## huffman
module huffman(clk, reset, gray_valid, gray_data, CNT_valid, CNT1, CNT2, CNT3, CNT4, CNT5, CNT6,
    code_valid, HC1, HC2, HC3, HC4, HC5, HC6, M1, M2, M3, M4, M5, M6);
input clk;
input reset;
input gray_valid;
input [7:0] gray_data;
output CNT_valid;
output [7:0] CNT1, CNT2, CNT3, CNT4, CNT5, CNT6;
output code_valid;
output [7:0] HC1, HC2, HC3, HC4, HC5, HC6;
output [7:0] M1, M2, M3, M4, M5, M6;
parameter Wait = 0;
parameter GetData = 1;
parameter Bubble = 2;
parameter Calculate = 3;
parameter Reorder = 4;
parameter Done = 5;
reg [2:0] state;
reg [7:0] gray_data_ [1:6];    
reg [5:0] group_ [1:6];        
reg [7:0] huffman_code [1:6];
reg [7:0] Mi_ [1:6];
reg [6:0] data_count;
reg [2:0] x, y;                
reg [2:0] last;                
reg [2:0] z;                   
reg finishGetData, finish;
assign CNT1 = gray_data_[1];
assign CNT2 = gray_data_[2];
assign CNT3 = gray_data_[3];
assign CNT4 = gray_data_[4];
assign CNT5 = gray_data_[5];
assign CNT6 = gray_data_[6];
assign CNT_valid = finishGetData;
assign HC1 = huffman_code[1];
assign HC2 = huffman_code[2];
assign HC3 = huffman_code[3];
assign HC4 = huffman_code[4];
assign HC5 = huffman_code[5];
assign HC6 = huffman_code[6];
assign M1 = Mi_[1];
assign M2 = Mi_[2];
assign M3 = Mi_[3];
assign M4 = Mi_[4];
assign M5 = Mi_[5];
assign M6 = Mi_[6];
assign code_valid = finish;
  ...
For scale: about 1600 cells after synthesis, ~16000 µm² of cells after synthesis.
clock: 5.76 ns
lec_check: 0
cap_margin: 20
core_margin: 2
core_utilization: 65
cts_cluster_diameter: 29
setup_slack_margin: 0.69
slew_margin: 20
run.sh (not shown) runs the stock make flow with config.mk's settings and CLKGATE_MAP_FILE=.
The baseline completed with no timing, DRC or antenna violations.
Next try:
--- a/flow/config.mk
+++ b/flow/config.mk
@@ -10,3 +10,3 @@
-export CORE_UTILIZATION = 65
-export CTS_CLUSTER_DIAMETER = 29
-export SETUP_SLACK_MARGIN = 0.69
+export CORE_UTILIZATION = 72
+export CTS_CLUSTER_SIZE = 51
+export PLACE_DENSITY = 0.65
==> flow/constraint.sdc (replaced) <==
create_clock -name core_clock -period 2.99 [get_ports {clk}]
set_input_delay 0.5980 -clock core_clock [delete_from_list [all_inputs] [get_ports {clk}]]
set_output_delay 0.5980 -clock core_clock [all_outputs]
set_load 0.01 [all_outputs]
The changed run aborted during 4_1_cts; synthesized area is unchanged; die area falls by roughly a tenth; synthesized cell count is unchanged.
Next try:
--- a/flow/config.mk
+++ b/flow/config.mk
@@ -10,3 +10 @@
-export CORE_UTILIZATION = 72
-export CTS_CLUSTER_SIZE = 51
-export PLACE_DENSITY = 0.65
+export CORE_UTILIZATION = 39
==> flow/constraint.sdc (replaced) <==
create_clock -name core_clock -period 6.0 [get_ports {clk}]
set_input_delay 1.2000 -clock core_clock [delete_from_list [all_inputs] [get_ports {clk}]]
set_output_delay 1.2000 -clock core_clock [all_outputs]
set_load 0.01 [all_outputs]
- With this change the flow produced a clean layout
- synthesized cell count stays the same
- area after synthesis is unchanged
- die size rises by 82%


## gamma
The RTL this note starts from:
==> flow/design.v <==
module huffman(clk, reset, gray_valid, gray_data, CNT_valid, CNT1, CNT2, CNT3, CNT4, CNT5, CNT6,
    code_valid, HC1, HC2, HC3, HC4, HC5, HC6, M1, M2, M3, M4, M5, M6);
input clk;
input reset;
input gray_valid;
input [7:0] gray_data;
output CNT_valid;
output [7:0] CNT1, CNT2, CNT3, CNT4, CNT5, CNT6;
output code_valid;
output [7:0] HC1, HC2, HC3, HC4, HC5, HC6;
output [7:0] M1, M2, M3, M4, M5, M6;
parameter Wait = 0;
parameter GetData = 1;
parameter Bubble = 2;
parameter Calculate = 3;
parameter Reorder = 4;
parameter Done = 5;
reg [2:0] state;
reg [7:0] gray_data_ [1:6];    
reg [5:0] group_ [1:6];        
reg [7:0] huffman_code [1:6];
reg [7:0] Mi_ [1:6];
reg [6:0] data_count;
reg [2:0] x, y;                
reg [2:0] last;                
reg [2:0] z;                   
reg finishGetData, finish;
assign CNT1 = gray_data_[1];
assign CNT2 = gray_data_[2];
assign CNT3 = gray_data_[3];
assign CNT4 = gray_data_[4];
assign CNT5 = gray_data_[5];
assign CNT6 = gray_data_[6];
assign CNT_valid = finishGetData;
assign HC1 = huffman_code[1];
assign HC2 = huffman_code[2];
assign HC3 = huffman_code[3];
assign HC4 = huffman_code[4];
assign HC5 = huffman_code[5];
assign HC6 = huffman_code[6];
assign M1 = Mi_[1];
assign M2 = Mi_[2];
assign M3 = Mi_[3];
assign M4 = Mi_[4];
assign M5 = Mi_[5];
assign M6 = Mi_[6];
assign code_valid = finish;
wire [7:0] upper_w = gray_data_[last - 3'd1];
wire [7:0] lower_w = gray_data_[last];
wire [5:0] upper_g = group_[last - 3'd1];
wire [5:0] lower_g = group_[last];
integer i;
always@(posedge clk)begin
  finishGetData <= 1'b0;
  finish <= 1'b0;
  if(reset)begin
	state <= Wait;
	data_count <= 7'd0;
	x <= 3'd1;
	y <= 3'd1;
	z <= 3'd1;
	last <= 3'd6;
	for(i = 1;i < 7;i = i + 1)begin
		gray_data_[i] <= 8'd0;
		group_[i] <= 6'd1 << (i - 1);
		Mi_[i] <= 8'd0;
		huffman_code[i] <= 8'd0;
	end
  end
  else begin
	case(state)
		Wait, GetData:begin
			if(gray_valid)begin
				state <= GetData;
				for(i = 1;i < 7;i = i + 1)
					if(gray_data == i)
						gray_data_[i] <= gray_data_[i] + 8'd1;
				data_count <= data_count + 7'd1;
				if(data_count == 7'd99)begin
					finishGetData <= 1'b1;
					state <= Bubble;
				end
			end
		end
		Bubble:begin
			if(gray_data_[x] < gray_data_[x + 3'd1])begin
				gray_data_[x] <= gray_data_[x + 3'd1];
				gray_data_[x + 3'd1] <= gray_data_[x];
				group_[x] <= group_[x + 3'd1];
				group_[x + 3'd1] <= group_[x];
			end
			if((x + y) < 6)
				x <= x + 3'd1;
			else begin
				x <= 3'd1;
				if(y == 3'd5)
					state <= Calculate;
				else
					y <= y + 3'd1;
			end
		end
		Calculate:begin
			for(i = 1;i < 7;i = i + 1)begin
				if(lower_g[i - 1])begin
					huffman_code[i] <= huffman_code[i] | (Mi_[i] + 8'd1);
					Mi_[i] <= {Mi_[i][6:0], 1'b1};
				end
				if(upper_g[i - 1])
					Mi_[i] <= {Mi_[i][6:0], 1'b1};
			end
			gray_data_[last - 3'd1] <= upper_w + lower_w;
			group_[last - 3'd1] <= upper_g | lower_g;
			last <= last - 3'd1;
			z <= last - 3'd1;
			if(last == 3'd2)begin
				finish <= 1'b1;
				state <= Done;
			end
			else
				state <= Reorder;
		end
		Reorder:begin
			if(z >= 3'd2 && gray_data_[z - 3'd1] < gray_data_[z])begin
				gray_data_[z] <= gray_data_[z - 3'd1];
				gray_data_[z - 3'd1] <= gray_data_[z];
				group_[z] <= group_[z - 3'd1];
				group_[z - 3'd1] <= group_[z];
				z <= z - 3'd1;
			end
			else
				state <= Calculate;
		end
		default:
			state <= Done;
	endcase
  end
end
endmodule
clock: 3.27 ns
lec_check: 0
cap_margin: 20
core_margin: 2
core_utilization: 71
slew_margin: 20
gamma: DPL-0038 in clock tree synthesis -> run aborted
Input changes introduced in epsilon (baseline for comparison: gamma):
Settings: SETUP_SLACK_MARGIN: unset -> 0.67; CTS_CLUSTER_SIZE: unset -> 72; CTS_CLUSTER_DIAMETER: unset -> 41; CORE_UTILIZATION: 71 -> 65; the clock period (ns, I/O delays scaled along): 3.27 -> 5.24.
--- outcome ---
epsilon went all the way through the flow, and no timing, DRC or antenna check failed. Total of flip-flops plus latches after synthesis: gamma vs epsilon — no meaningful difference. Between gamma and epsilon, the height of the chip is lower for gamma. Relative to gamma, the HPWL after detailed placement measured on epsilon has decreased by more than 10%.
